exp/onyx:
Design apb_top, start of the top module:
module apb_top #(parameter ADDRESS=8, parameter DATA =8, parameter LOCATION=64)(
input PCLK,PRESETn,transfer,READ_WRITE,
input [ADDRESS-1:0] apb_write_paddr,apb_read_paddr,
input [DATA-1:0] apb_write_data,
output [DATA-1:0] apb_read_data_out);
For scale: roughly 3000 cells after synthesis, about 530 flip-flops, roughly 36 I/O pins, roughly 25000 um^2 of cells after synthesis.
clock: 1.82 ns
lec_check: 0
abc_area: 1
cap_margin: 0
core_aspect_ratio: 0.91
core_margin: 2
core_utilization: 72
cts_cluster_diameter: 396
cts_cluster_size: 10
hold_slack_margin: 0.29
place_density: 0.37
setup_slack_margin: 0.54
slew_margin: 20
tns_end_percent: 5
run.sh (not shown) runs the stock make flow with config.mk's settings and CLKGATE_MAP_FILE=.
What ended exp/onyx was a tool error in global routing (5_1_grt); the run never finished.
What exp/willow does differently from exp/onyx at the input level:
- a deleted HOLD_SLACK_MARGIN that had been 0.29
- a deleted CTS_CLUSTER_DIAMETER that had been 396
- a change of SETUP_SLACK_MARGIN from 0.54 to 0.65
- a change of CTS_CLUSTER_SIZE from 10 to 25
- a deleted TNS_END_PERCENT that had been 5
- a change of CORE_UTILIZATION from 72 to 70
- a change of PLACE_DENSITY from 0.37 to 0.6
- a deleted CORE_ASPECT_RATIO that had been 0.91
- a change of CAP_MARGIN from 0 to 20
- a change of the clock period (ns, I/O delays scaled along) from 1.82 to 2.5
Results
- Status exp/willow: flow complete, layout not clean - setup timing
- Going from exp/onyx to exp/willow, the y dimension of the die was found to have gone up by 6.2%.
- Going from exp/onyx to exp/willow, the die area was enlarged.
- The run showing the smaller number of cells upsized or downsized after cts is exp/willow.
- Across both runs, post-placement cell count was lower for exp/willow than for exp/onyx.
- Between exp/willow and exp/onyx, it is exp/willow whose post-place instance area is lower, by 1.6%.
- Worst slack after detailed placement: lower on exp/onyx
- Across both runs, buffers inserted during post-CTS setup optimization was lower for exp/willow than for exp/onyx.
- exp/willow -> exp/onyx: count of library flops with an enable pin delta 0, exact match
Relative to exp/willow, the following input files were edited for exp/maple:
- CTS_CLUSTER_DIAMETER newly set to 28
- CTS_CLUSTER_SIZE removed (was 25)
Notes after the runs:
exp/maple failed in global routing (5_1_grt) with GRT-0232.
Reported for exp/willow and exp/maple, number of core rows turned out identical to the last digit.
exp/willow → exp/maple: number of enable flip-flop cells saw little to no change; yosys-reported design area after synthesis saw little to no change; post-cts repair resize count saw a decrease.
| synthesized cell count | exp/maple vs exp/willow | ≈ equal |
Number of setup buffers added after CTS: exp/willow and exp/maple compared, lower one is exp/willow
Any difference in die size between exp/willow and exp/maple is small enough to ignore.
Delta (exp/maple minus exp/willow): number of cells in the design after placement roughly the same; number of top-level pins roughly the same; total nets after synthesis roughly the same; maximum level of the CTS H-tree higher.
Changes in exp/lagoon relative to exp/maple:
- CORE_UTILIZATION: 70 -> 40
- CTS_CLUSTER_DIAMETER: 28 -> unset
- SETUP_SLACK_MARGIN: 0.65 -> unset
- ABC_AREA: 1 -> unset
- the clock period (ns, I/O delays scaled along): 2.5 -> 5.0
[summary]
When exp/lagoon is measured against exp/maple, its number of distinct library cell variants in the gate-level netlist after synthesis turns out 200% higher.
Higher post-synthesis chip area from yosys goes to exp/maple over exp/lagoon.
exp/maple and exp/lagoon: one clean run, exp/lagoon; the rest did not finish clean.
exp/maple has lower sequential share of the synthesized area than exp/lagoon.
exp/lagoon ends up with a post-cts repair resize count that is 219 lower than in exp/maple.
| post-place instance area | higher: exp/maple |
Going from exp/maple to exp/lagoon, die area grows by about 60%.
Cmp exp/lagoon vs exp/maple: AND-OR/OR-AND share of the synthesized area higher in exp/lagoon
Looking at synthesized cell count, exp/lagoon sits 612 lower than exp/maple does.
Diff exp/maple -> exp/lagoon: area after synthesis lower, number of input and output port buffers inserted essentially unchanged.
Die extent in x for exp/lagoon: 26% up relative to exp/maple

---

Setup of juniper:
apb_top again, from the RTL that the note above started with.
Design apb_top, start of the top module:
module apb_top #(parameter ADDRESS=8, parameter DATA =8, parameter LOCATION=64)(
input PCLK,PRESETn,transfer,READ_WRITE,
input [ADDRESS-1:0] apb_write_paddr,apb_read_paddr,
input [DATA-1:0] apb_write_data,
output [DATA-1:0] apb_read_data_out);
export LEC_CHECK = 0
export ABC_AREA = 1
export CAP_MARGIN = 20
export CORE_MARGIN = 2
export CORE_UTILIZATION = 68
export PLACE_DENSITY = 0.6
export SLEW_MARGIN = 20
create_clock -name core_clock -period 2.5 [get_ports {PCLK}]
Edits applied to the flow inputs when going from juniper to cedar:
- CORE_UTILIZATION changed from 68 to 42
- ABC_AREA removed (was 1)
- the clock period (ns, I/O delays scaled along) changed from 2.5 to 4.5
- Diff juniper -> cedar: post-synthesis instance total fell by 612; areal power density over the cells fell by about 40%.
- In the flow results for cedar and juniper, the post-detailed-routing wire length is smaller on juniper.
- cedar reports its dominant combinational cell family by area after synthesis as AND-OR/OR-AND gates while juniper reports simple AND/OR/NAND/NOR gates.
- Diff juniper -> cedar | fraction of area in multi-input gates | decrease of 2.1 points
- In the metrics for cedar and juniper, the one carrying the higher mux cell area share after synthesis is juniper.
- For the worst setup slack after layout, cedar came in 640 ps higher than juniper did.
- Worst setup path startpoint = READ_WRITE: cedar; worst setup path startpoint = apb_write_paddr[5]: juniper
- [compare] base=juniper new=cedar: end-of-flow core utilization went down; total power of the final layout fell by about 43%; cell area lost about 7%.
- STATUS sum of net half-perimeters after detailed placement: cedar loses against juniper
#### Input delta (ember over cedar)
- ABC_AREA now 1, previously not set
- CORE_UTILIZATION now 72, was 42
- CTS_CLUSTER_SIZE now 10, previously not set
- SETUP_SLACK_MARGIN now 0.2, previously not set
- the clock period (ns, I/O delays scaled along) now 2.5, was 4.5
Results
Result: PASS for each of ember and cedar. In ember the iteration count of the initial detailed-routing pass turned out 1 lower than in cedar. In ember relative to cedar, final standard cell area without fillers had gone up by a little under 10%. Against cedar, ember comes in about 30% lower on post-detailed-routing wire length.
Edits applied to the flow inputs when going from ember to quartz:
- PLACE_DENSITY: 0.6 -> 0.37
- CORE_ASPECT_RATIO: unset -> 0.91
- HOLD_SLACK_MARGIN: unset -> 0.29
- SETUP_SLACK_MARGIN: 0.2 -> unset
- TNS_END_PERCENT: unset -> 5
- CTS_CLUSTER_DIAMETER: unset -> 396
- the clock period (ns, I/O delays scaled along): 2.5 -> 1.82
Results
ember ended up with met4 as its highest routed metal layer; quartz ended up with met5. Sort ember and quartz by clock-buffer cell count desc -> top: ember. Taking ember as the reference point, the internal power of quartz rises by 37%. Of ember and quartz, only ember finishes the flow clean. Combinational share of power: quartz vs ember up 2.5 points.
--- input diff quartz..zinc ---
- removing CORE_ASPECT_RATIO (formerly 0.91)
- removing ABC_AREA (formerly 1)
- removing CTS_CLUSTER_SIZE (formerly 10)
- changing PLACE_DENSITY from 0.37 to 0.6
- removing CTS_CLUSTER_DIAMETER (formerly 396)
- changing CORE_UTILIZATION from 72 to 40
- removing HOLD_SLACK_MARGIN (formerly 0.29)
- removing TNS_END_PERCENT (formerly 5)
- changing the clock period (ns, I/O delays scaled along) from 1.82 to 4.5
Results
- The flow did not stop early for zinc: all stages ran, and the layout cleared the timing, DRC and antenna checks.
- The number of multi-input combinational cells in the layout in zinc sits 21% below the value recorded for quartz.
- Taking quartz over zinc, the cell count after placement ratio works out to 1.11.
- Between quartz and zinc, hold slack decreased.
- Non-clock buffer count (higher): quartz
- Comparing power share of the combinational group for zinc and quartz, the smaller number came from zinc.
- zinc reports a lower floorplan-stage core utilization than quartz does.
- When the final numbers for zinc and quartz were put side by side, the share of power burned in the clock network turned out to be smaller in quartz.
- zinc against quartz; total number of vias is down by more than 10%.
--- input diff zinc..yarrow ---
- changing CORE_UTILIZATION from 40 to 72
- setting HOLD_SLACK_MARGIN to -0.08 for the first time
- setting CTS_CLUSTER_SIZE to 27 for the first time
- setting TNS_END_PERCENT to 35 for the first time
- setting SETUP_SLACK_MARGIN to 0.52 for the first time
- removing PLACE_DENSITY (formerly 0.6)
- changing the clock period (ns, I/O delays scaled along) from 4.5 to 1.8
--- outcome ---
yarrow: aborted in 4_1_cts (tool error). Pre-CTS setup slack on yarrow is behind zinc. Per the comparison of yarrow with zinc, vertical die dimension shrank by 25%, overall die width shrank by about 25%, total die size shrank by about 44%, total placed instance area grew by about 9%.
No activity file was given, so power comes from the tool's default toggle rates.
